==> run D: inputs <==
// as2650
module as2650(
	input clk,
	input rst,
	input [7:0] bus_in,
	output [7:0] bus_out,
	output le_lo,
	output le_hi,
	output OEb,
	output WEb,
	output bus_dir,
	output IOC,
	output IOD,
	input [6:0] irqs,
	output flag,
	input sense,
	output reg [7:0] ext_io_addr,
	output reg io_bus_cyc,
	output reg io_bus_we,
	output reg [7:0] io_bus_out,
	input [7:0] io_bus_in,
	output [7:0] debug_psl,
	output [7:0] debug_psu,
	output [32:0] la_data_out,
	input wb_hidden_rom_enable,
	output reg cpu_hidden_rom_enable,
	output WE_ram
);
reg trap;
reg [7:0] irqs_latch;
wire [2:0] irq_num = irqs_latch[7] ? 3'h7 : (irqs_latch[6] ? 3'h6 : (irqs_latch[5] ? 3'h5 : (irqs_latch[4] ? 3'h4 : (irqs_latch[3] ? 3'h3 : (irqs_latch[2] ? 3'h2 : (irqs_latch[1] ? 3'h1 : 3'h0))))));
reg [7:0] regs [7:0];
reg [7:0] psu;
assign debug_psu = psu;
assign flag = psu[6];
reg [7:0] psl;
assign debug_psl = psl;
reg [15:0] stack [15:0];
wire [15:0] TOS = stack[psu[3:0] - 1];
reg [12:0] PC;
reg [2:0] page_reg; 
reg [11:0] ivectors_base;
reg [15:0] last_addr;
reg [3:0] cycle;
reg [7:0] insin;
reg [15:0] instruction_args_latch;
reg extend;
reg [1:0] warmup;
reg halted;
wire reset = rst || warmup;
reg indirect_cyc;
reg [1:0] indexed_cyc;
reg [15:0] indirect_target;
reg relative_cyc;
wire [7:0] instruction = cycle == FETCH ? bus_in : insin;
localparam FETCH = 0;
localparam PARAM1 = 1;
localparam PARAM2 = 2;
  ...
clock: 8.11 ns
lec_check: 0
cap_margin: 30
cell_pad_in_sites_detail_placement: 0
core_aspect_ratio: 1.12
core_margin: 5
core_utilization: 65
gpl_timing_driven: 1
max_routing_layer: met4
min_routing_layer: met1
setup_slack_margin: 0.98
slew_margin: 15
run.sh (not shown) runs the stock make flow with config.mk's settings and CLKGATE_MAP_FILE=.
==> inputs of run K, as changes to run D <==
CAP_MARGIN = 20   (was 30)
CELL_PAD_IN_SITES_DETAIL_PLACEMENT = default   (was 0)
CORE_ASPECT_RATIO = default   (was 1.12)
CORE_MARGIN = 2   (was 5)
CORE_UTILIZATION = 68   (was 65)
GPL_TIMING_DRIVEN = default   (was 1)
MAX_ROUTING_LAYER = default   (was met4)
MIN_ROUTING_LAYER = default   (was met1)
SETUP_SLACK_MARGIN = 3.38   (was 0.98)
SLEW_MARGIN = 20   (was 15)
==> flow/constraint.sdc (replaced) <==
create_clock -name core_clock -period 12.5 [get_ports {clk}]
set_input_delay 2.5000 -clock core_clock [delete_from_list [all_inputs] [get_ports {clk}]]
set_output_delay 2.5000 -clock core_clock [all_outputs]
set_load 0.01 [all_outputs]
==> job_summary.md <==
### Yosys + OpenROAD results

| Metric | Value |
|---|---|
| Overall track demand over capacity in global routing | 69.2% |
| Tool error | [ERROR GRT-0232] Routing congestion too high. Check the congestion heatmap in the GUI. |
| Fp util | 65.2% |
| Die Width | 227 um |
| Grt met1 use | 72.5% |
| Last stage the flow got to | global routing |
| Status | aborted with a tool error |
| Worst slack at placement | -530 ps |
the above is filed under run D

==> job_summary.md <==
### Yosys + OpenROAD results

| Metric | Value |
|---|---|
| Status | aborted with a tool error |
| Last stage the flow got to | global routing |
| Tool error | [ERROR GRT-0116] Global routing finished with congestion. Check the congestion regions in the DRC Viewer. |
| Overall track demand over capacity in global routing | 74.1% |
| Worst slack at placement | 954 ps |
| Top cells, area | sky130_fd_sc_hd__edfxtp_1, sky130_fd_sc_hd__dfxtp_1, sky130_fd_sc_hd__ha_1, sky130_fd_sc_hd__nor2_1, sky130_fd_sc_hd__mux4_2 |
| Average instance area after synthesis | between 9 and 10 sq um |
| Fp util | 68.5% |
| Placer Congestion | about 1.2 |
| Leading register cell type out of synthesis | sky130_fd_sc_hd__edfxtp_1 |
the above is filed under run K



==> 04-06: inputs <==
as2650 again, from the RTL that the note above started with.
Settings: LEC_CHECK=0, ABC_AREA=1, CAP_MARGIN=30, CELL_PAD_IN_SITES_DETAIL_PLACEMENT=1, CELL_PAD_IN_SITES_GLOBAL_PLACEMENT=2, CORE_ASPECT_RATIO=0.67, CORE_MARGIN=6, CORE_UTILIZATION=59, CTS_CLUSTER_SIZE=76, GPL_ROUTABILITY_DRIVEN=0, GPL_TIMING_DRIVEN=1, HOLD_SLACK_MARGIN=0.12, MAX_ROUTING_LAYER=met5, MIN_ROUTING_LAYER=met1, SETUP_SLACK_MARGIN=-0.81, SLEW_MARGIN=0; clock period 19.5 ns.
==> inputs of 11-07, as changes to 04-06 <==
Settings changed: ABC_AREA 1 to unset, CAP_MARGIN 30 to 20, CELL_PAD_IN_SITES_DETAIL_PLACEMENT 1 to unset, CELL_PAD_IN_SITES_GLOBAL_PLACEMENT 2 to unset, CORE_ASPECT_RATIO 0.67 to unset, CORE_MARGIN 6 to 2, CORE_UTILIZATION 59 to 40, CTS_CLUSTER_SIZE 76 to unset, GPL_ROUTABILITY_DRIVEN 0 to unset, GPL_TIMING_DRIVEN 1 to unset, HOLD_SLACK_MARGIN 0.12 to unset, MAX_ROUTING_LAYER met5 to unset, MIN_ROUTING_LAYER met1 to unset, SETUP_SLACK_MARGIN -0.81 to unset, SLEW_MARGIN 0 to 20.
==> flow/constraint.sdc (replaced) <==
create_clock -name core_clock -period 15.8 [get_ports {clk}]
set_input_delay 3.1600 -clock core_clock [delete_from_list [all_inputs] [get_ports {clk}]]
set_output_delay 3.1600 -clock core_clock [all_outputs]
set_load 0.01 [all_outputs]
==> inputs of 08-19, as changes to 04-06 <==
Settings changed: CELL_PAD_IN_SITES_DETAIL_PLACEMENT 1 to unset, CELL_PAD_IN_SITES_GLOBAL_PLACEMENT 2 to unset, CORE_ASPECT_RATIO 0.67 to 1.58, CORE_MARGIN 6 to 2, CORE_UTILIZATION 59 to 16, CTS_CLUSTER_SIZE 76 to 75, HOLD_SLACK_MARGIN 0.12 to 0.16, MIN_ROUTING_LAYER met1 to met2, PLACE_DENSITY set to 0.86, SETUP_SLACK_MARGIN -0.81 to unset, SLEW_MARGIN 0 to 20.
==> flow/constraint.sdc (replaced) <==
create_clock -name core_clock -period 16.0 [get_ports {clk}]
set_input_delay 3.2000 -clock core_clock [delete_from_list [all_inputs] [get_ports {clk}]]
set_output_delay 3.2000 -clock core_clock [all_outputs]
set_load 0.01 [all_outputs]
==> inputs of 04-26, as changes to 04-06 <==
Settings changed: CELL_PAD_IN_SITES_GLOBAL_PLACEMENT 2 to unset, CORE_MARGIN 6 to 5, CORE_UTILIZATION 59 to 63, CTS_CLUSTER_SIZE 76 to 48, MAX_ROUTING_LAYER met5 to met4, PLACE_DENSITY_LB_ADDON set to 0.27, SETUP_SLACK_MARGIN -0.81 to 1.66.
==> flow/constraint.sdc (replaced) <==
create_clock -name core_clock -period 14.3 [get_ports {clk}]
set_input_delay 2.8600 -clock core_clock [delete_from_list [all_inputs] [get_ports {clk}]]
set_output_delay 2.8600 -clock core_clock [all_outputs]
set_load 0.01 [all_outputs]
==> comparison table <==
	11-07	04-06	08-19	04-26
DP Area	37,020 µm²	-	39,490 µm²	36,850 µm²
Synth mux share	9.429%	0.8025%	0.8025%	0.8025%
Net Count, Synth	3,976	4,923	4,923	4,923
XOR Share, Synth	3.558%	2.232%	2.232%	2.232%
Number of placement rows	107	72	215	70
FP Core Util	40.23%	60.11%	16.09%	63.80%
Placed Cells	4,934	-	7,545	5,438
HPWL after DPL	114.7 mm	-	109.9 mm	157.3 mm
Port bufs	111	-	111	111
Result of the run	complete, no violations	aborted with a tool error	aborted with a tool error	aborted with a tool error
Stage where the flow stopped	-	global placement without I/O	global routing	clock tree synthesis
AND/OR/NAND/NOR Cells, Area Fraction	17.19%	24.71%	24.71%	24.71%
Area reported by Yosys stat	34,140 µm²	34,920 µm²	34,920 µm²	34,920 µm²
Summed instance area of the synthesized netlist	34,140 µm²	34,920 µm²	34,920 µm²	34,920 µm²
Post-place setup slack	1.504 ns	-	1.966 ns	0.8931 ns
CTS root buf	sky130_fd_sc_hd__clkbuf_16	-	sky130_fd_sc_hd__clkbuf_16	-
Synthesized instance count	3,778	4,725	4,725	4,725
Fraction of the mapped netlist area in compound gates	20.21%	19.79%	19.79%	19.79%
DIE HEIGHT	296.2 µm	211.2 µm	591.3 µm	202.7 µm
Total number of clock tree sinks	477	-	477	-
Post-Synthesis Mean Instance Area	9.038 µm²	7.391 µm²	7.391 µm²	7.391 µm²
Number of cells in the yosys synthesis report	3,778	4,725	4,725	4,725
Count of cells resized by post-cts repair	0	-	0	-


==> inputs of indigo <==
as2650 again, from the RTL that the note above started with.
clock: 16.0 ns
lec_check: 0
cap_margin: 20
cell_pad_in_sites_global_placement: 3
core_margin: 2
core_utilization: 58
gpl_timing_driven: 0
place_density_lb_addon: 0.02
slew_margin: 25
==> inputs of willow, as changes to indigo <==
==> flow/config.mk (replaced) <==
export PLATFORM = sky130hd
export DESIGN_NAME = as2650
export DESIGN_NICKNAME = as2650
export VERILOG_FILES = /design/flow/design.v
export SDC_FILE = /design/flow/constraint.sdc
export NUM_CORES = 4
export LEC_CHECK = 0
export CAP_MARGIN = 20
export CORE_MARGIN = 2
export CORE_UTILIZATION = 66
export MAX_ROUTING_LAYER = met4
export SETUP_SLACK_MARGIN = -0.55
export SLEW_MARGIN = 20
==> flow/constraint.sdc (replaced) <==
create_clock -name core_clock -period 8.11 [get_ports {clk}]
set_input_delay 1.6220 -clock core_clock [delete_from_list [all_inputs] [get_ports {clk}]]
set_output_delay 1.6220 -clock core_clock [all_outputs]
set_load 0.01 [all_outputs]
==> changes_impl.md <==
### Metrics

* Status: stopped before the end
* Last stage: 5_1_grt
* Err: [ERROR GRT-0116] Global routing finished with congestion. Check the congestion regions in the DRC Viewer.
* Num rows at around 83
* Chip height at ~230 um
* GR Util met1 at 0.7504
* Core area at 51200 um2
* Met2 GRT Util at 0.8832
* I/O pin cnt at around 110
* Dpl hpwl at ~120 mm
* Horizontal die dimension at about 230 um
* FP Util at 0.6669
* Synthesized area per cell at about 9.0 um2
* Chip Area at ~54000 um2
* Dominant flop cell: edfxtp_1
the above is filed under willow

==> changes_impl.md <==
### Metrics

* Num rows at slightly below 90
* Chip height at 246.6 um
* Horizontal die dimension at approximately 250 um
* FP Util at 0.5895
* Status: stopped before the end
* Last stage: 3_1_place_gp_skip_io
* Synth unique cells at approximately 92
* Core area at 57920 um2
* Synthesized area per cell at about 9.0 um2
* Err: [ERROR FLW-0024] Place density exceeds 1.0 (current PLACE_DENSITY_LB_ADDON =  0.02). Please check if the value of  PLACE_DENSITY_LB_ADDON is between 0 and 0.99.
* Chip Area at 60830 um2
* Dominant flop cell: edfxtp_1
* Simple-gate share of the synthesized area at 0.1719
the above is filed under indigo

